## job 101
Design SevenSegmentALU, start of the top module:
module SevenSegmentALU(
    input clk, 
    input reset,
    input onesBtn, 
    input tensBtn, 
    input hundredsBtn, 
    input sign, 
    input enter, 
    output [6:0] seg,
    output [3:0] anode 
);
Size in the first run: roughly 1200 cells after synthesis, ~180 flip-flops, about 18 I/O pins.
==> flow/config.mk <==
export PLATFORM = sky130hd
export DESIGN_NAME = SevenSegmentALU
export DESIGN_NICKNAME = SevenSegmentALU
export VERILOG_FILES = /design/flow/design.v
export SDC_FILE = /design/flow/constraint.sdc
export NUM_CORES = 4
export LEC_CHECK = 0
export ABC_AREA = 1
export CAP_MARGIN = 5
export CELL_PAD_IN_SITES_GLOBAL_PLACEMENT = 2
export CORE_ASPECT_RATIO = 1.21
export CORE_MARGIN = 5
export CORE_UTILIZATION = 30
export CTS_CLUSTER_DIAMETER = 305
export CTS_CLUSTER_SIZE = 37
export GPL_TIMING_DRIVEN = 1
export HOLD_SLACK_MARGIN = 0.08
export PLACE_DENSITY_LB_ADDON = 0.1
export SLEW_MARGIN = 5
export TNS_END_PERCENT = 95
==> flow/constraint.sdc <==
create_clock -name core_clock -period 3.65 [get_ports {clk}]
set_input_delay 0.7300 -clock core_clock [delete_from_list [all_inputs] [get_ports {clk}]]
set_output_delay 0.7300 -clock core_clock [all_outputs]
set_load 0.01 [all_outputs]
run.sh (not shown) runs the stock make flow with config.mk's settings and CLKGATE_MAP_FILE=.
Job 101: flow complete, layout not clean; failing: setup timing
## Diff of input files: job 102 against job 101
Settings: removing HOLD_SLACK_MARGIN (formerly 0.08); removing TNS_END_PERCENT (formerly 95); removing GPL_TIMING_DRIVEN (formerly 1); changing SLEW_MARGIN from 5 to 20; changing CTS_CLUSTER_SIZE from 37 to 100; changing CORE_UTILIZATION from 30 to 57; removing CORE_ASPECT_RATIO (formerly 1.21); removing CTS_CLUSTER_DIAMETER (formerly 305); removing PLACE_DENSITY_LB_ADDON (formerly 0.1); changing CAP_MARGIN from 5 to 20; removing CELL_PAD_IN_SITES_GLOBAL_PLACEMENT (formerly 2); changing CORE_MARGIN from 5 to 2; changing the clock period (ns, I/O delays scaled along) from 3.65 to 4.87.
--- outcome ---
- Of job 101 and job 102, only job 101 fails to finish with a clean layout.
- Status job 101: flow complete, layout not clean - setup timing
- The internal power of job 102 was superior to that of job 101.
- From job 101 to job 102 the numbers moved as follows: net count after synthesis now sits at about the same level; global-route usage now sits higher; total wirelength of the detailed-routed design now sits lower; net switching power now sits lower.
[inputs] job 103 vs job 102
Settings: CTS_CLUSTER_SIZE: 100 -> unset; CORE_UTILIZATION: 57 -> 58; ABC_AREA: 1 -> unset; the clock period (ns, I/O delays scaled along): 4.87 -> 4.7.
[summary]
Across job 102 and job 103, a clean result was obtained everywhere but in job 103. The flow completed for job 103, but it is not clean: the layout still shows setup timing. [compare] base=job 102 new=job 103: post-detailed-routing wire length shows an increase of 170 um; cell area after layout up 200 um^2. Sequential share of layout area delta for job 103 relative to job 102: 0.71 points lower. Destination of the critical timing path: sum[9] -> job 102, sum[11] -> job 103. The via density per instance reported for job 103 is greater than that of job 102 by about 2.2%. Taking job 102 as the reference, in job 103 number of cells on the critical path went down, power share of the combinational group did not really move, final standard cell count with taps included and fillers excluded went down, cell count after placement went down.

* * *

== run A ==
SevenSegmentALU again, from the RTL that the note above started with.
Settings: LEC_CHECK=0, ABC_AREA=1, CAP_MARGIN=20, CELL_PAD_IN_SITES_GLOBAL_PLACEMENT=0, CORE_ASPECT_RATIO=1.21, CORE_MARGIN=2, CORE_UTILIZATION=72, CTS_CLUSTER_SIZE=41, GPL_TIMING_DRIVEN=1, SLEW_MARGIN=0, TNS_END_PERCENT=95; clock period 3.9 ns.
The final report for run A shows a completed flow and a layout that fails verification, specifically setup timing.
Changes in run B relative to run A:
Settings: SLEW_MARGIN: 0 -> 30; PLACE_DENSITY_LB_ADDON: unset -> 0.2; SETUP_SLACK_MARGIN: unset -> 0.45; the clock period (ns, I/O delays scaled along): 3.9 -> 3.92.
Comparing run A with run B, the count of placed standard cells including taps came out essentially unchanged. Higher placement-stage worst setup slack among run A and run B: run B. The flow ended early for run B: it failed with a tool error in global routing. Instance area at placement essentially unchanged between run A and run B. As far as count of input and output buffers goes, run B and run A are indistinguishable; the numbers are identical.
Setup changes, run B to run C
Settings: GPL_TIMING_DRIVEN removed (was 1); TNS_END_PERCENT changed from 95 to 10; SLEW_MARGIN changed from 30 to 20; CORE_ASPECT_RATIO removed (was 1.21); CTS_CLUSTER_SIZE removed (was 41); CELL_PAD_IN_SITES_GLOBAL_PLACEMENT removed (was 0); SETUP_SLACK_MARGIN removed (was 0.45); PLACE_DENSITY_LB_ADDON removed (was 0.2); the clock period (ns, I/O delays scaled along) changed from 3.92 to 3.59.
- Of run B and run C, only run B never reached the final stage.
- Compare run B and run C | starting density of the core higher: run B
- Across both runs, area inside the core boundary was higher for run C than for run B.
- Number of cells produced by synthesis: run B vs run C identical
- Reported for run B and run C, synthesis area per yosys turned out identical to the last digit.
- Run C: pre-CTS worst setup slack is 240 ps lower than what run B reported.
The inputs of run D differ from those of run C as listed below.
Settings: CTS_CLUSTER_DIAMETER now 211, previously not set; CTS_CLUSTER_SIZE now 100, previously not set; TNS_END_PERCENT no longer set, was 10; the clock period (ns, I/O delays scaled along) now 6.93, was 3.59.
Notes after the runs:
[compare] base=run C new=run D: share of the cycle needed by the critical path after routing now sits lower, worst setup slack now sits higher, first-pass GRT wire length now sits lower, placed instance area now sits lower. Between run D and run C, the non-clock buffer count is lower for run D. Run C had finished all stages when the layout checks came back failing, citing setup timing. Run D did not stop at any stage, and its layout met the timing, design-rule and antenna checks.

* * *

## the previous run
SevenSegmentALU again, from the RTL that the note above started with.
Design SevenSegmentALU, start of the top module:
module SevenSegmentALU(
    input clk, 
    input reset,
    input onesBtn, 
    input tensBtn, 
    input hundredsBtn, 
    input sign, 
    input enter, 
    output [6:0] seg,
    output [3:0] anode 
);
Settings: LEC_CHECK=0, CAP_MARGIN=20, CELL_PAD_IN_SITES_GLOBAL_PLACEMENT=1, CORE_MARGIN=2, CORE_UTILIZATION=40, CTS_CLUSTER_DIAMETER=237, HOLD_SLACK_MARGIN=-0.08, SLEW_MARGIN=20; clock period 10.0 ns.
The previous run has completed all stages; timing, DRC and antenna checks passed.
Here is what was changed in the inputs of the current run compared with the previous run.
- ABC_AREA now 1, previously not set
- HOLD_SLACK_MARGIN now -0.01, was -0.08
- CAP_MARGIN now 10, was 20
- GPL_TIMING_DRIVEN now 0, previously not set
- TNS_END_PERCENT now 65, previously not set
- CORE_ASPECT_RATIO now 0.5, previously not set
- PLACE_DENSITY now 0.55, previously not set
- CORE_UTILIZATION now 54, was 40
[summary]
The current run: full flow OK, the timing, design-rule and antenna checks passed
Compared the current run vs the previous run, and non-clock buffer count is up in the current run.
Re slack of the critical path: the previous run was lower than the current run.
The current run against the previous run: core utilization went up, fraction of power consumed by the clock network went down.
After detailed routing, the previous run needs more wire than the current run.
secondNumber[1] as the launch point of the critical path was reported by the current run, and secondNumber[10] by the previous run.
Summary of the current run over the previous run: sequential share of layout area moved down, first-pass GRT wire length decreased about 0.9%.

* * *

SevenSegmentALU again, from the RTL that the note above started with.
export LEC_CHECK = 0
export ABC_AREA = 1
export CAP_MARGIN = 20
export CORE_ASPECT_RATIO = 0.5
export CORE_MARGIN = 2
export CORE_UTILIZATION = 15
export CTS_CLUSTER_DIAMETER = 373
export CTS_CLUSTER_SIZE = 99
export HOLD_SLACK_MARGIN = -0.1
export PLACE_DENSITY = 0.88
export SLEW_MARGIN = 30
export TNS_END_PERCENT = 35
create_clock -name core_clock -period 10.0 [get_ports {clk}]
Rerun with:
Settings changed: CAP_MARGIN 20 to 30, CELL_PAD_IN_SITES_GLOBAL_PLACEMENT set to 3, CORE_ASPECT_RATIO 0.5 to not set, CORE_MARGIN 2 to 4, CORE_UTILIZATION 15 to 40, CTS_CLUSTER_DIAMETER 373 to not set, CTS_CLUSTER_SIZE 99 to 43, GPL_ROUTABILITY_DRIVEN set to 0, GPL_TIMING_DRIVEN set to 1, HOLD_SLACK_MARGIN -0.1 to 0.21, MIN_ROUTING_LAYER set to met2, PLACE_DENSITY 0.88 to not set, SLEW_MARGIN 30 to 35.
=>
- The new run ran to the end with violations: DRC
- synthesized cell count does not change
- die size goes down by 60%
- power went up by 1.7%
- via count rises by 35%
- worst setup slack gains 0.033 ns
- area after synthesis does not change
- final cell count shrinks by 26%
Rerun with:
Settings changed: ABC_AREA 1 to not set, CAP_MARGIN 30 to 20, CELL_PAD_IN_SITES_GLOBAL_PLACEMENT 3 to not set, CORE_MARGIN 4 to 2, CTS_CLUSTER_SIZE 43 to not set, GPL_ROUTABILITY_DRIVEN 0 to not set, GPL_TIMING_DRIVEN 1 to not set, HOLD_SLACK_MARGIN 0.21 to not set, MIN_ROUTING_LAYER met2 to not set, SLEW_MARGIN 35 to 20, TNS_END_PERCENT 35 to not set.
=> This time the run finished with timing, DRC and antenna clean. Power goes down by 2.0%. Wire length falls by 13%. Utilization falls by 0.31 points. Global-route usage came out lower by 8.9 points. Design area decreases by 1.3%. Setup slack gets worse by 0.55 ns. Maximum frequency is lower by 8.9%. Clock-buffer cell count fell by 2. Area after synthesis drops by 1.0%. Sequential power stays flat.

* * *

SevenSegmentALU again, from the RTL that the note above started with.
clock: 3.97 ns
lec_check: 0
abc_area: 0
cap_margin: 20
core_margin: 2
core_utilization: 70
place_density: 0.35
setup_slack_margin: 1.14
slew_margin: 20
The first run finished with setup timing left.
Then changed:
--- a/flow/config.mk
+++ b/flow/config.mk
@@ -7,8 +7,6 @@
 export LEC_CHECK = 0
-export ABC_AREA = 0
 export CAP_MARGIN = 20
 export CORE_MARGIN = 2
-export CORE_UTILIZATION = 70
-export PLACE_DENSITY = 0.35
-export SETUP_SLACK_MARGIN = 1.14
+export CORE_UTILIZATION = 69
+export PLACE_DENSITY = 0.66
 export SLEW_MARGIN = 20
==> flow/constraint.sdc (replaced) <==
create_clock -name core_clock -period 6.81 [get_ports {clk}]
set_input_delay 1.3620 -clock core_clock [delete_from_list [all_inputs] [get_ports {clk}]]
set_output_delay 1.3620 -clock core_clock [all_outputs]
set_load 0.01 [all_outputs]
Now the flow finished with timing, DRC and antenna clean.
Flip-flop count does not change.
Clock-buffer cell count fell by 1.
Clock skew barely changes.
Final area fell by about 9%.
Synthesized area is unchanged.
Core utilization fell by 9.9 points.
Clock power fell by 43%.
Sequential power fell by about 40%.
Worst hold slack barely changes.
Non-clock buffer count fell by 86.
Cell count fell by 6.1%.
Then changed:
--- a/flow/config.mk
+++ b/flow/config.mk
@@ -7,6 +7,7 @@
 export LEC_CHECK = 0
+export ABC_AREA = 1
 export CAP_MARGIN = 20
 export CORE_MARGIN = 2
-export CORE_UTILIZATION = 69
-export PLACE_DENSITY = 0.66
+export CORE_UTILIZATION = 70
+export PLACE_DENSITY_LB_ADDON = 0.14
 export SLEW_MARGIN = 20
==> flow/constraint.sdc (replaced) <==
create_clock -name core_clock -period 3.97 [get_ports {clk}]
set_input_delay 0.7940 -clock core_clock [delete_from_list [all_inputs] [get_ports {clk}]]
set_output_delay 0.7940 -clock core_clock [all_outputs]
set_load 0.01 [all_outputs]
Effect: The changed run completed and failed the layout checks on setup timing; area after synthesis rises by 1.1%; clock skew rises by 0.0042 ns; fmax rose by 22%; non-clock buffer count rose by 94; routed wire length increases by 33%.
Then changed:
--- a/flow/config.mk
+++ b/flow/config.mk
@@ -10,3 +10,3 @@
 export CORE_MARGIN = 2
-export CORE_UTILIZATION = 70
+export CORE_UTILIZATION = 72
 export PLACE_DENSITY_LB_ADDON = 0.14
==> flow/constraint.sdc (replaced) <==
create_clock -name core_clock -period 5.05 [get_ports {clk}]
set_input_delay 1.0100 -clock core_clock [delete_from_list [all_inputs] [get_ports {clk}]]
set_output_delay 1.0100 -clock core_clock [all_outputs]
set_load 0.01 [all_outputs]
Effect: The new run completed without violations. First-iteration DRC count is lower by 20%. Area after synthesis is unchanged. Utilization is lower by 3.6 points.
Then changed:
--- a/flow/config.mk
+++ b/flow/config.mk
@@ -7,7 +7,5 @@
 export LEC_CHECK = 0
-export ABC_AREA = 1
 export CAP_MARGIN = 20
 export CORE_MARGIN = 2
-export CORE_UTILIZATION = 72
-export PLACE_DENSITY_LB_ADDON = 0.14
+export CORE_UTILIZATION = 40
 export SLEW_MARGIN = 20
==> flow/constraint.sdc (replaced) <==
create_clock -name core_clock -period 6.23 [get_ports {clk}]
set_input_delay 1.2460 -clock core_clock [delete_from_list [all_inputs] [get_ports {clk}]]
set_output_delay 1.2460 -clock core_clock [all_outputs]
set_load 0.01 [all_outputs]
Sequential share of layout area increases by 1.2 points. Register-to-register slack is better by 0.33 ns. Total power decreases by 18%. Via count decreases by 15%. Core utilization decreases by 39 points.
No activity file was given, so power comes from the tool's default toggle rates.
